north:
==> flow/design.v <==
module input_buffer #(parameter DATA_WIDTH = 8, parameter SIZE = 64)(
    input logic clk,
    input logic rst,
    input logic write_en,
    input logic [DATA_WIDTH-1:0] data_in,
    output logic [DATA_WIDTH-1:0] data_out,
    input logic [$clog2(SIZE)-1:0] read_addr,
    input logic [$clog2(SIZE)-1:0] write_addr
);
    logic [DATA_WIDTH-1:0] buffer [0:SIZE-1];
    always_ff @(posedge clk or posedge rst) begin
        if (rst)
            for (int i = 0; i < SIZE; i++) buffer[i] <= 0;
        else if (write_en)
            buffer[write_addr] <= data_in;
    end
    assign data_out = buffer[read_addr];
endmodule
module weight_buffer #(parameter DATA_WIDTH = 8, parameter SIZE = 9)(
    input logic clk,
    input logic rst,
    input logic write_en,
    input logic [DATA_WIDTH-1:0] data_in,
    input logic [$clog2(SIZE)-1:0] write_addr,
    output logic [SIZE*DATA_WIDTH-1:0] weights
);
    logic [DATA_WIDTH-1:0] buffer [0:SIZE-1];
    always_ff @(posedge clk or posedge rst) begin
        if (rst)
            for (int i = 0; i < SIZE; i++) buffer[i] <= 0;
        else if (write_en)
            buffer[write_addr] <= data_in;
    end
    for (genvar g = 0; g < SIZE; g++) begin : g_out
        assign weights[g*DATA_WIDTH +: DATA_WIDTH] = buffer[g];
    end
endmodule
module conv2d_core #(parameter DATA_WIDTH = 8)(
    input logic clk,
    input logic rst,
    input logic [9*DATA_WIDTH-1:0] input_window,
    input logic [9*DATA_WIDTH-1:0] weights,
    output logic signed [2*DATA_WIDTH-1:0] conv_out
);
    logic signed [2*DATA_WIDTH-1:0] acc, acc_next;
    always_comb begin
        acc_next = 0;
        for (int i = 0; i < 9; i++) begin
            acc_next += $signed(input_window[i*DATA_WIDTH +: DATA_WIDTH]) * $signed(weights[i*DATA_WIDTH +: DATA_WIDTH]);
        end
    end
    always_ff @(posedge clk or posedge rst) begin
        if (rst)
            acc <= 0;
        else
            acc <= acc_next;
    end
    assign conv_out = acc;
endmodule
module relu #(parameter DATA_WIDTH = 16)(
    input logic signed [DATA_WIDTH-1:0] in,
    output logic signed [DATA_WIDTH-1:0] out
);
    assign out = (in > 0) ? in : 0;
endmodule
module max_pool #(parameter DATA_WIDTH = 8)(
    input logic [DATA_WIDTH-1:0] in0, in1, in2, in3,
    output logic [DATA_WIDTH-1:0] out
);
    assign out = (in0 > in1) ? (in0 > in2 ? (in0 > in3 ? in0 : in3) : (in2 > in3 ? in2 : in3)) :
                              (in1 > in2 ? (in1 > in3 ? in1 : in3) : (in2 > in3 ? in2 : in3));
endmodule
module cnn_accel (
    input  logic        clk,
    input  logic        rst,
    input  logic        wr_en,
    input  logic        wr_sel,      
    input  logic [5:0]  wr_addr,
    input  logic [7:0]  wr_data,
    input  logic        start,
    output logic        ready,
    output logic        out_valid,
    output logic [15:0] out_data
);
    typedef enum logic [1:0] {S_IDLE, S_READ, S_CONV, S_POOL} state_t;
    state_t state;
    logic [3:0] k;           
    logic [1:0] s;           
    logic [1:0] py, px;      
    logic [7:0]  pix;
    logic [5:0]  rd_addr;
    logic [71:0] weights;
    logic [7:0]  win [0:8];
    logic [71:0] win_flat;
    logic signed [15:0] conv_out, relu_out;
    logic [15:0] pool_r [0:3];
    logic [15:0] pool_out;
    logic        out_valid_r;
    assign ready = (state == S_IDLE);
    input_buffer #(.DATA_WIDTH(8), .SIZE(64)) u_ibuf (
        .clk(clk), .rst(rst),
        .write_en(wr_en & ~wr_sel & ready),
        .data_in(wr_data),
        .data_out(pix),
        .read_addr(rd_addr),
        .write_addr(wr_addr)
    );
    weight_buffer #(.DATA_WIDTH(8), .SIZE(9)) u_wbuf (
        .clk(clk), .rst(rst),
        .write_en(wr_en & wr_sel & ready),
        .data_in(wr_data),
        .write_addr(wr_addr[3:0]),
        .weights(weights)
    );
    conv2d_core #(.DATA_WIDTH(8)) u_conv (
        .clk(clk), .rst(rst),
        .input_window(win_flat),
        .weights(weights),
        .conv_out(conv_out)
    );
    for (genvar g = 0; g < 9; g++) begin : g_win
        assign win_flat[g*8 +: 8] = win[g];
    end
    relu #(.DATA_WIDTH(16)) u_relu (.in(conv_out), .out(relu_out));
    max_pool #(.DATA_WIDTH(16)) u_pool (
        .in0(pool_r[0]), .in1(pool_r[1]), .in2(pool_r[2]), .in3(pool_r[3]),
        .out(pool_out)
    );
    logic [1:0] ky, kx;
    always_comb begin
        case (k)
            4'd0: begin ky = 2'd0; kx = 2'd0; end
            4'd1: begin ky = 2'd0; kx = 2'd1; end
            4'd2: begin ky = 2'd0; kx = 2'd2; end
            4'd3: begin ky = 2'd1; kx = 2'd0; end
            4'd4: begin ky = 2'd1; kx = 2'd1; end
            4'd5: begin ky = 2'd1; kx = 2'd2; end
            4'd6: begin ky = 2'd2; kx = 2'd0; end
            4'd7: begin ky = 2'd2; kx = 2'd1; end
            default: begin ky = 2'd2; kx = 2'd2; end
        endcase
    end
    logic [2:0] row, col;
    assign row = {py, 1'b0} + {2'b00, s[1]} + {1'b0, ky};
    assign col = {px, 1'b0} + {2'b00, s[0]} + {1'b0, kx};
    assign rd_addr = {row, col};
    always_ff @(posedge clk or posedge rst) begin
        if (rst) begin
            state       <= S_IDLE;
            k           <= 4'd0;
            s           <= 2'd0;
            py          <= 2'd0;
            px          <= 2'd0;
            out_valid_r <= 1'b0;
            for (int i = 0; i < 9; i++) win[i] <= 8'd0;
            for (int i = 0; i < 4; i++) pool_r[i] <= 16'd0;
        end else begin
            out_valid_r <= 1'b0;
            case (state)
                S_IDLE: begin
                    if (start) begin
                        state <= S_READ;
                        k  <= 4'd0;
                        s  <= 2'd0;
                        py <= 2'd0;
                        px <= 2'd0;
                    end
                end
                S_READ: begin
                    win[k] <= pix;
                    if (k == 4'd8) state <= S_CONV;
                    else k <= k + 4'd1;
                end
                S_CONV: begin
                    state <= S_POOL;
                end
                S_POOL: begin
                    pool_r[s] <= relu_out;
                    k <= 4'd0;
                    if (s == 2'd3) begin
                        out_valid_r <= 1'b1;
                        s <= 2'd0;
                        if (px == 2'd2) begin
                            px <= 2'd0;
                            if (py == 2'd2) begin
                                py <= 2'd0;
                                state <= S_IDLE;
                            end else begin
                                py <= py + 2'd1;
                                state <= S_READ;
                            end
                        end else begin
                            px <= px + 2'd1;
                            state <= S_READ;
                        end
                    end else begin
                        s <= s + 2'd1;
                        state <= S_READ;
                    end
                end
                default: state <= S_IDLE;
            endcase
        end
    end
    assign out_valid = out_valid_r;
    assign out_data  = pool_out;
endmodule
==> flow/config.mk <==
export PLATFORM = sky130hd
export DESIGN_NAME = cnn_accel
export DESIGN_NICKNAME = cnn_accel
export VERILOG_FILES = /design/flow/design.v
export SDC_FILE = /design/flow/constraint.sdc
export NUM_CORES = 4
export LEC_CHECK = 0
export ABC_AREA = 1
export CAP_MARGIN = 20
export CORE_MARGIN = 2
export CORE_UTILIZATION = 72
export PLACE_DENSITY = 0.66
export SETUP_SLACK_MARGIN = 1.48
export SLEW_MARGIN = 20
==> flow/constraint.sdc <==
create_clock -name core_clock -period 5.14 [get_ports {clk}]
set_input_delay 1.0280 -clock core_clock [delete_from_list [all_inputs] [get_ports {clk}]]
set_output_delay 1.0280 -clock core_clock [all_outputs]
set_load 0.01 [all_outputs]
run.sh (not shown) runs the stock make flow with config.mk's settings and CLKGATE_MAP_FILE=.
In north the implementation completed, yet the final layout does not meet the checks, the culprit being capacitance limit, slew limit, setup timing.
The inputs of south differ from those of north as listed below.
- PLACE_DENSITY: 0.66 -> unset
- CORE_UTILIZATION: 72 -> 37
- SETUP_SLACK_MARGIN: 1.48 -> unset
- ABC_AREA: 1 -> unset
- the clock period (ns, I/O delays scaled along): 5.14 -> 8.27
south | stages: all done | timing, DRC, antenna: all pass
north finished every stage; the final checks, however, were not passed, the failures being capacitance limit, slew limit, setup timing.
Comparing final area for south and north, the bigger number came from north.
Total power of the final layout (south vs. north) decreases by more than a quarter
Of south and north, north shows the higher multi-input logic cell count, with south below it.
Proportion of power drawn by flip-flops and latches: south vs north up 0.7 points
NOTE total internal power north->south decreased by more than a quarter
Total clock network power (south / north): 0.63
Delta(average vias per placed instance, south - north) < 0
For east, these inputs were changed with respect to south:
- swapping 37 for 40 in CORE_UTILIZATION
- swapping 8.27 for 12.2 in the clock period (ns, I/O delays scaled along)
Results
Delta (east minus south): post-synthesis share of cell area spent on xor and xnor gates level; post-route worst hold slack moved down; tap cell count moved down; total number of sequential cells level.
Delta (east minus south): fraction of met3 tracks used by global routing shrank by 0.93 points; met2 track demand over resource increased by 3.2 points relative to the old numbers; total routing usage reported by global routing rose by 0.47 points; depth of the worst register-to-register path lower; wire length after detailed routing has decreased.
Of south and east, south shows the lower worst-case setup margin in the final layout, with east above it.
Looking at final period utilization across south and east, the one that comes out lower is east.
> inputs changed (east -> west)
- a change of CORE_UTILIZATION from 40 to 8
- a change of the clock period (ns, I/O delays scaled along) from 12.2 to 12.1
## What came out
Between east and west, initial antenna violation count increased.
The met1 usage in global routing reported for west is smaller than that of east by 24 points.
Summary of west over east: slack of the worst reg-to-reg path up 0.03 ns, total power density per cell area down about 10%, average cell area after synthesis flat, internal portion of total power down about 4%, setup slack up 0.032 ns.
The core utilization number comes out lower for west vs east.
Power and IR drop assume default switching activity.
